v14:
==> flow/design.v <==
module alu (
    input               i_clk,
    input               i_rst_n,
    input               i_valid,
    input signed [11:0] i_data_a,
    input signed [11:0] i_data_b,
    input        [2:0]  i_inst,
    output              o_valid,
    output       [11:0] o_data,
    output              o_overflow
);
reg  [11:0] o_data_w, o_data_r;
reg         o_valid_w, o_valid_r;
reg         o_overflow_w, o_overflow_r;
reg  [19:0] data_old;
reg         overflow_old;
wire [12:0] data_add, data_sub, data_mean;
wire [23:0] data_mul;
wire [19:0] data_mul_round;
wire [20:0] data_mac;
wire [11:0] data_a_abs, data_b_abs;
assign o_valid = o_valid_r;
assign o_data = o_data_r;
assign o_overflow = o_overflow_r;
assign data_add = {i_data_a[11], i_data_a} + {i_data_b[11], i_data_b};
assign data_sub = {i_data_a[11], i_data_a} - {i_data_b[11], i_data_b};
assign data_mul = {{12{i_data_a[11]}}, i_data_a} * {{12{i_data_b[11]}}, i_data_b};
assign data_mul_round = {data_mul[23], data_mul[23:5]} + {19'd0, data_mul[4]};
assign data_mac = {data_mul_round[19], data_mul_round} + {data_old[19], data_old};
assign data_mean = data_add >> 1;
assign data_a_abs = i_data_a[11]? ~(i_data_a)+12'd1: i_data_a;
assign data_b_abs = i_data_b[11]? ~(i_data_b)+12'd1: i_data_b;
always@(*) begin
  o_data_w = 12'd0;
  o_valid_w = i_valid;
  o_overflow_w = 1'b0;
  case(i_inst)
    3'b000: begin  
      o_overflow_w = ^data_add[12:11];
      o_data_w = data_add[11:0];
    end
    3'b001: begin  
      o_overflow_w = ^data_sub[12:11];
      o_data_w = data_sub[11:0];
    end
    3'b010: begin  
      o_data_w = data_mul_round[11:0];
      o_overflow_w = ~(data_mul_round[19:11] == 9'b1_1111_1111 | data_mul_round[19:11] == 9'b0_0000_0000);
    end
    3'b011: begin  
      o_data_w = data_mac[11:0]; 
      o_overflow_w = ~(data_mac[20:11] == 10'b11_1111_1111 | data_mac[20:11] == 10'b00_0000_0000) | overflow_old;
    end
    3'b100: begin  
      o_data_w = ~(i_data_a ^ i_data_b);
    end
    3'b101: begin  
      o_data_w = ~i_data_a[11]? i_data_a: 12'd0;
    end
    3'b110: begin  
      o_data_w = data_mean[11:0];
    end
    3'b111: begin  
      o_data_w = (data_a_abs >= data_b_abs)? data_a_abs: data_b_abs;
    end
  endcase
end
always@(posedge i_clk or negedge i_rst_n) begin
  if(~i_rst_n) begin
    o_data_r <= 12'd0;
    o_overflow_r <= 1'b0;
    o_valid_r <= 1'b0;
  end 
  else begin
    o_data_r <= o_data_w;
    o_overflow_r <= o_overflow_w;
    o_valid_r <= o_valid_w;
  end
end
always@(posedge i_clk or negedge i_rst_n) begin
  if(~i_rst_n) begin
    data_old <= 20'd0;
    overflow_old <= 1'b0;
  end
  else if(i_valid) begin
    if(i_inst == 3'b011)begin
      data_old <= {{8{o_data_w[11]}}, o_data_w};
      overflow_old <= o_overflow_w;
    end
    else begin
      data_old <= 20'd0;
      overflow_old <= 1'b0;
    end
  end
end
endmodule
==> flow/config.mk <==
export PLATFORM = sky130hd
export DESIGN_NAME = alu
export DESIGN_NICKNAME = alu
export VERILOG_FILES = /design/flow/design.v
export SDC_FILE = /design/flow/constraint.sdc
export NUM_CORES = 4
export LEC_CHECK = 0
export ABC_AREA = 1
export CAP_MARGIN = 20
export CELL_PAD_IN_SITES_DETAIL_PLACEMENT = 0
export CELL_PAD_IN_SITES_GLOBAL_PLACEMENT = 0
export CORE_MARGIN = 2
export CORE_UTILIZATION = 71
export CTS_CLUSTER_DIAMETER = 219
export CTS_CLUSTER_SIZE = 42
export GPL_ROUTABILITY_DRIVEN = 1
export GPL_TIMING_DRIVEN = 1
export HOLD_SLACK_MARGIN = -0.08
export MAX_ROUTING_LAYER = met5
export PLACE_DENSITY_LB_ADDON = 0.24
export SETUP_SLACK_MARGIN = -0.3
export SLEW_MARGIN = 0
export TNS_END_PERCENT = 35
==> flow/constraint.sdc <==
create_clock -name core_clock -period 9.36 [get_ports {i_clk}]
set_input_delay 1.8720 -clock core_clock [delete_from_list [all_inputs] [get_ports {i_clk}]]
set_output_delay 1.8720 -clock core_clock [all_outputs]
set_load 0.01 [all_outputs]
run.sh (not shown) runs the stock make flow with config.mk's settings and CLKGATE_MAP_FILE=.
The flow completed for v14, but it is not clean: the layout still shows setup timing.
Modified inputs, v43 compared to v14
==> flow/config.mk <==
export PLATFORM = sky130hd
export DESIGN_NAME = alu
export DESIGN_NICKNAME = alu
export VERILOG_FILES = /design/flow/design.v
export SDC_FILE = /design/flow/constraint.sdc
export NUM_CORES = 4
export LEC_CHECK = 0
export CAP_MARGIN = 20
export CELL_PAD_IN_SITES_DETAIL_PLACEMENT = 1
export CELL_PAD_IN_SITES_GLOBAL_PLACEMENT = 0
export CORE_MARGIN = 2
export CORE_UTILIZATION = 40
export CTS_CLUSTER_DIAMETER = 219
export GPL_ROUTABILITY_DRIVEN = 1
export GPL_TIMING_DRIVEN = 1
export MAX_ROUTING_LAYER = met5
export SETUP_SLACK_MARGIN = -0.3
export SLEW_MARGIN = 20
### Flow results
Completing all stages was not enough for v43: its layout failed the final checks because of setup timing.
When the final numbers for v43 and v14 were put side by side, the number of distinct library cell variants in the gate-level netlist after synthesis turned out to be smaller in v14.
| final worst-path setup slack | v43 vs v14 | better |
Summary — clock period minus worst slack, v43 relative to v14: lower, by 0.36 ns.
Looking at depth of the worst register-to-register path, v43 sits below v14.
On first-pass GRT wire length, the lower figure sits with v43, not v14.
Summary of v43 over v14: instance count after placement with tap cells included shrank by 7.6%.
### v43 -> v39
diff --git a/flow/config.mk b/flow/config.mk
--- a/flow/config.mk
+++ b/flow/config.mk
@@ -8,7 +8,8 @@
 export CAP_MARGIN = 20
-export CELL_PAD_IN_SITES_DETAIL_PLACEMENT = 1
+export CELL_PAD_IN_SITES_DETAIL_PLACEMENT = 0
 export CELL_PAD_IN_SITES_GLOBAL_PLACEMENT = 0
 export CORE_MARGIN = 2
-export CORE_UTILIZATION = 40
+export CORE_UTILIZATION = 72
 export CTS_CLUSTER_DIAMETER = 219
+export CTS_CLUSTER_SIZE = 42
 export GPL_ROUTABILITY_DRIVEN = 1
@@ -16,3 +17,5 @@
 export MAX_ROUTING_LAYER = met5
-export SETUP_SLACK_MARGIN = -0.3
+export PLACE_DENSITY_LB_ADDON = 0.24
+export SETUP_SLACK_MARGIN = 0.05
 export SLEW_MARGIN = 20
+export TNS_END_PERCENT = 35
Findings:
- As for a clean layout from v43 and v39, there is none.
- v39 did not run to completion, as it errored out during 5_1_grt.
- v43 completed end to end; final checks failed (setup timing).
- Number of placement rows sits lower in v39 than in v43.
- Going from v43 to v39, post-CTS setup-driven buffer insertion count has increased; post-synthesis mux area share has remained practically unchanged; detailed-placement wirelength estimate has decreased; global placement routability congestion has increased; number of resized instances in the post-cts repair step has increased.
- Taking v43 as the reference, in v39 instance area at placement shrank by 2.1%, initial cell density of the core grew by 32 points, die size shrank by about 44%.
- Reported for v43 and v39, count of flip-flops with a built-in enable after synthesis turned out identical to the last digit.
Setup changes, v39 to v46
diff --git a/flow/config.mk b/flow/config.mk
--- a/flow/config.mk
+++ b/flow/config.mk
@@ -11,5 +11,5 @@
 export CORE_MARGIN = 2
-export CORE_UTILIZATION = 72
+export CORE_UTILIZATION = 33
 export CTS_CLUSTER_DIAMETER = 219
-export CTS_CLUSTER_SIZE = 42
+export CTS_CLUSTER_SIZE = 100
 export GPL_ROUTABILITY_DRIVEN = 1
@@ -17,5 +17,3 @@
 export MAX_ROUTING_LAYER = met5
-export PLACE_DENSITY_LB_ADDON = 0.24
-export SETUP_SLACK_MARGIN = 0.05
+export SETUP_SLACK_MARGIN = -0.46
 export SLEW_MARGIN = 20
-export TNS_END_PERCENT = 35
Notes after the runs:
v46 ran in full, but the layout does not pass; the checks complain about setup timing.
v39 -> v46: cell total in the yosys stat output delta 0, exact match
v46 -> v39: async set-reset flop share out of synthesis delta 0, exact match
[compare] base=v39 new=v46: total instance count after detailed placement higher; area fraction in full adders, half adders and majority gates held.
Diff v46..v39 | number of top-level pins | unchanged
Going from v39 to v46, area of the core has increased; weighted congestion reported at the end of routability-driven placement has decreased; post-placement setup slack has increased; floorplan die area has increased; number of instances in the synthesized netlist has remained practically unchanged.
Instance area after placement delta for v46 relative to v39: about 3.5% higher
